==> 12-17 <==
==> flow/design.v (excerpt) <==
module AHB2CAN_top
(
	input logic HCLK, HRESETn, HWRITE, HSEL,
	input logic [31:0] HADDR, HWDATA,
	input logic [1:0] HTRANS,
	input logic [2:0] HBURST, HSIZE,
	output logic [31:0] HRDATA,
	output logic HRESP, HREADYOUT,
	input logic rx_data,
	output logic tx_data
);
clock: 4.95 ns
lec_check: 0
cap_margin: 20
core_margin: 2
core_utilization: 72
cts_cluster_diameter: 372
place_density: 0.66
setup_slack_margin: 0.72
slew_margin: 20
tns_end_percent: 5
run.sh (not shown) runs the stock make flow with config.mk's settings and CLKGATE_MAP_FILE=.
==> 04-04: changes against 12-17 <==
Settings changed: CORE_UTILIZATION 72 to 66, CTS_CLUSTER_DIAMETER 372 to default, CTS_CLUSTER_SIZE from default to 39, PLACE_DENSITY 0.66 to default, SETUP_SLACK_MARGIN 0.72 to default, TNS_END_PERCENT 5 to default.
==> flow/constraint.sdc (replaced) <==
create_clock -name core_clock -period 6.53 [get_ports {HCLK}]
set_input_delay 1.3060 -clock core_clock [delete_from_list [all_inputs] [get_ports {HCLK}]]
set_output_delay 1.3060 -clock core_clock [all_outputs]
set_load 0.01 [all_outputs]
==> 02-16: changes against 12-17 <==
Settings changed: CELL_PAD_IN_SITES_DETAIL_PLACEMENT from default to 2, CORE_UTILIZATION 72 to 33, CTS_CLUSTER_DIAMETER 372 to default, GPL_ROUTABILITY_DRIVEN from default to 0, MIN_ROUTING_LAYER from default to met2, PLACE_DENSITY 0.66 to default, SETUP_SLACK_MARGIN 0.72 to 2.09, TNS_END_PERCENT 5 to 35.
==> flow/constraint.sdc (replaced) <==
create_clock -name core_clock -period 8.06 [get_ports {HCLK}]
set_input_delay 1.6120 -clock core_clock [delete_from_list [all_inputs] [get_ports {HCLK}]]
set_output_delay 1.6120 -clock core_clock [all_outputs]
set_load 0.01 [all_outputs]
==> comparison <==
12-17 went through all stages and came out clean. 02-16 completed without violations. 04-04 completed with no timing, DRC or antenna violations. Power, lowest first: 02-16, 04-04, 12-17. Of 04-04 and 02-16, 04-04 has the higher sequential power (gap 23%, measured against 02-16). Wire length: 04-04 is smaller than 02-16 (37%). Between 04-04 and 12-17, the lower final area is in 04-04 (gap 0.47%, measured against 12-17). Die area, highest first: 02-16, 04-04, 12-17. Clock-buffer cell count: 02-16 > 04-04 > 12-17. Register-to-register slack, lowest first: 12-17, 04-04, 02-16. Between 12-17 and 02-16, the lower non-clock buffer count is in 02-16 (gap 8). The highest via count belongs to 02-16, the lowest to 04-04.
==> figures <==
Result of the run: 02-16 timing/DRC/antenna clean; 04-04 timing/DRC/antenna clean; 12-17 timing/DRC/antenna clean
Worst flop-to-flop path endpoint: 02-16 CANbus.data_stored_command[2]; 04-04 CANbus.data_stored_command[9]; 12-17 CANbus.data_stored_command[7]
Overall Global Routing Usage: 02-16 39.2%; 04-04 33.5%; 12-17 38.4%
Core Rows: 02-16 112; 04-04 79; 12-17 76
Number of well taps: 02-16 1254; 04-04 607; 12-17 585
Top layer used by detailed routing: 02-16 met5; 04-04 met5; 12-17 met4
Comb gates: 02-16 1692; 04-04 1691; 12-17 1691
Met2 Wirelength: 02-16 62500 um; 04-04 40900 um; 12-17 42600 um
Mean number of vias per cell: 02-16 8.54; 04-04 6.85; 12-17 7.06
Number of global-route vias before repair: 02-16 41807; 04-04 23620; 12-17 24536
Cell Int Power: 02-16 6060 uW; 04-04 7520 uW; 12-17 9490 uW
Required time reported for the critical path endpoint: 02-16 6450 ps; 04-04 5220 ps; 12-17 3960 ps
Detailed placement HPWL: 02-16 62400 um; 04-04 45100 um; 12-17 45900 um
Flop share of the area: 02-16 43.9%; 04-04 45.7%; 12-17 45.5%
Count of cells along the worst register-to-register path: 02-16 6; 04-04 5; 12-17 7
Maximum resistive drop on vdd: 02-16 0.000248 V; 04-04 0.000298 V; 12-17 0.000355 V
Number of antenna repair diodes: 02-16 4; 04-04 0; 12-17 0
Count of plain and timing-repair buffers in the layout: 02-16 152; 04-04 132; 12-17 160
Iteration tally of the first detailed-router pass: 02-16 13; 04-04 6; 12-17 6
Multi-input combinational area share: 02-16 38.5%; 04-04 39.6%; 12-17 39.5%

---

==> inputs of branch harbor <==
Starting RTL as in the previous note.
clock: 4.94 ns
lec_check: 0
cap_margin: 20
core_margin: 2
core_utilization: 72
cts_cluster_diameter: 100
cts_cluster_size: 14
hold_slack_margin: -0.08
place_density: 0.39
setup_slack_margin: 0.69
slew_margin: 20
==> branch delta: changes against branch harbor <==
- CTS_CLUSTER_DIAMETER: 100 -> unset
- CTS_CLUSTER_SIZE: 14 -> 10
- HOLD_SLACK_MARGIN: -0.08 -> 0.29
- PLACE_DENSITY: 0.39 -> unset
- PLACE_DENSITY_LB_ADDON: unset -> 0.2
- SETUP_SLACK_MARGIN: 0.69 -> 0.46
==> flow/constraint.sdc (replaced) <==
create_clock -name core_clock -period 1.72 [get_ports {HCLK}]
set_input_delay 0.3440 -clock core_clock [delete_from_list [all_inputs] [get_ports {HCLK}]]
set_output_delay 0.3440 -clock core_clock [all_outputs]
set_load 0.01 [all_outputs]
==> flow_metrics.rpt <==
FLOW METRICS REPORT
----------------------------------------------------
[Clocking]
  Number of buffers inserted for hold repair after clock tree synthesis ........................ 6
  Number of gates resized after CTS ........................ 326
  Number of buffers created by CTS ........................ approximately 85
  Total number of H-tree levels ........................ 3
  Setup repair bufs after CTS ........................ about 60

[Outcome]
  Error message ........................ [ERROR GRT-0232] Routing congestion too high. Check the congestion heatmap in the GUI.
  Status ........................ aborted with a tool error
  Stage where the flow stopped ........................ global routing

[Global route]
  Met3 layer usage reported by global route ........................ 0.802
  Met2 Use GR ........................ 1.01
  Fraction of met1 tracks used by global routing ........................ 0.882
  Tot GR Track Use ........................ 0.899
  Total congestion overflow after global routing ........................ around 700

[Synthesis]
  Yosys cell count ........................ around 2800
  Chip area in the Yosys report ........................ slightly above 30000 sq um

[Place]
  Post-placement cell count ........................ between 3000 and 4000
  Dpl cell area ........................ between 30000 and 40000 sq um
  Setup Slack @ Placement ........................ -1010 ps

----------------------------------------------------
The numbers above come from branch delta.

==> flow_metrics.rpt <==
==== FLOW RESULTS ====
----------------------------------------------------
[Global route]
  Met3 layer usage reported by global route ........................ 0.0691
  Total congestion overflow after global routing ........................ 0
  Met2 Use GR ........................ 0.657
  Fraction of met1 tracks used by global routing ........................ 0.461

[Synthesis]
  Largest cells by area ........................ sky130_fd_sc_hd__dfxtp_1 37%, sky130_fd_sc_hd__mux4_2 9.5%, sky130_fd_sc_hd__dfrtp_1 8.4%, sky130_fd_sc_hd__a32o_1 8.2%, sky130_fd_sc_hd__dfstp_2 5.7%
  Chip area in the Yosys report ........................ 31100 sq um
  Synth area leader ........................ sky130_fd_sc_hd__dfxtp_1
  Yosys cell count ........................ roughly 2800

[Clocking]
  Number of buffers created by CTS ........................ about 60
  Number of buffers inserted for hold repair after clock tree synthesis ........................ 0
  Total number of H-tree levels ........................ 2

[Place]
  Post-placement cell count ........................ 3211
  Setup Slack @ Placement ........................ around 170 ps

[Outcome]
  Status ........................ complete, no violations

[Critical path]
  Required time of the critical path ........................ between 3000 and 4000 ps

----------------------------------------------------
The numbers above come from branch harbor.


---

==> fjord <==
Starting RTL as in the previous note.
==> flow/design.v (excerpt) <==
module AHB2CAN_top
(
	input logic HCLK, HRESETn, HWRITE, HSEL,
	input logic [31:0] HADDR, HWDATA,
	input logic [1:0] HTRANS,
	input logic [2:0] HBURST, HSIZE,
	output logic [31:0] HRDATA,
	output logic HRESP, HREADYOUT,
	input logic rx_data,
	output logic tx_data
);
Settings: LEC_CHECK=0, CAP_MARGIN=20, CELL_PAD_IN_SITES_DETAIL_PLACEMENT=0, CELL_PAD_IN_SITES_GLOBAL_PLACEMENT=0, CORE_MARGIN=2, CORE_UTILIZATION=72, CTS_CLUSTER_DIAMETER=97, CTS_CLUSTER_SIZE=29, MAX_ROUTING_LAYER=met4, PLACE_DENSITY_LB_ADDON=0.14, SLEW_MARGIN=20; clock period 16.0 ns.
==> inputs of willow, as changes to fjord <==
Settings changed: CTS_CLUSTER_DIAMETER 97 to 348.
==> flow/constraint.sdc (replaced) <==
create_clock -name core_clock -period 4.94 [get_ports {HCLK}]
set_input_delay 0.9880 -clock core_clock [delete_from_list [all_inputs] [get_ports {HCLK}]]
set_output_delay 0.9880 -clock core_clock [all_outputs]
set_load 0.01 [all_outputs]
==> notes <==
- Against willow, the first-iteration DRC count of fjord is smaller by 6.6%.
- Between willow and fjord, the lower via count is in fjord (gap 1.4%, measured against fjord).
- Sequential cell count is the same in willow and fjord.
- In critical path depth, willow and fjord do not differ.
- Against willow, the clock skew of fjord is lower by 0.0082 ns.
- In clock power, willow is at 3.2 times the value of fjord.
- Worst setup slack: fjord is better than willow (2.7 ns).
- In fjord the non-clock buffer count is lower than in willow, by 25.

---

==> lagoon <==
AHB2CAN_top again, from the RTL that the note above started with.
export LEC_CHECK = 0
export CAP_MARGIN = 10
export CORE_ASPECT_RATIO = 1.86
export CORE_MARGIN = 2
export CORE_UTILIZATION = 38
export CTS_CLUSTER_SIZE = 66
export MAX_ROUTING_LAYER = met5
export MIN_ROUTING_LAYER = met1
export PLACE_DENSITY_LB_ADDON = 0.11
export SETUP_SLACK_MARGIN = 1.17
export SLEW_MARGIN = 20
create_clock -name core_clock -period 8.5 [get_ports {HCLK}]
==> indigo (differences from lagoon) <==
CAP_MARGIN = 20   (was 10)
CORE_ASPECT_RATIO = not set   (was 1.86)
CORE_UTILIZATION = 61   (was 38)
CTS_CLUSTER_SIZE = not set   (was 66)
MAX_ROUTING_LAYER = not set   (was met5)
MIN_ROUTING_LAYER = not set   (was met1)
PLACE_DENSITY_LB_ADDON = not set   (was 0.11)
SETUP_SLACK_MARGIN = not set   (was 1.17)
==> flow/constraint.sdc (replaced) <==
create_clock -name core_clock -period 4.94 [get_ports {HCLK}]
set_input_delay 0.9880 -clock core_clock [delete_from_list [all_inputs] [get_ports {HCLK}]]
set_output_delay 0.9880 -clock core_clock [all_outputs]
set_load 0.01 [all_outputs]
==> flow_summary.json <==
{
  "wl_per_cell_um": 24.04,
  "cellLeakagePower_nw": 12.94,
  "reg2reg_from": "CFIFO.READ_COUNTER.count_out[0]$_DFFE_PN0P_",
  "comb_area_share": 0.3941,
  "status": "complete, no violations",
  "clock_skew_ns": 0.04964,
  "path_cells": "a22oi_2 > o21ai_2 > buf_2",
  "grt_max_degree": 129,
  "fin_nets": 2888,
  "dp_cells": 3309,
  "peakVddDrop_mv": 0.3446
}
(the above is from indigo)
==> flow_summary.json <==
{
  "status": "complete, no violations",
  "grt_max_degree": 172,
  "path_cells": "a22oi_2 > o21ai_1 > buf_4 > buf_6",
  "wl_per_cell_um": 24.75,
  "fin_nets": 2867,
  "reg2reg_from": "CFIFO.READ_COUNTER.count_out[1]$_DFFE_PN0P_",
  "clock_skew_ns": 0.04374,
  "comb_area_share": 0.3928
}
(the above is from lagoon)
Power and IR drop assume default switching activity.
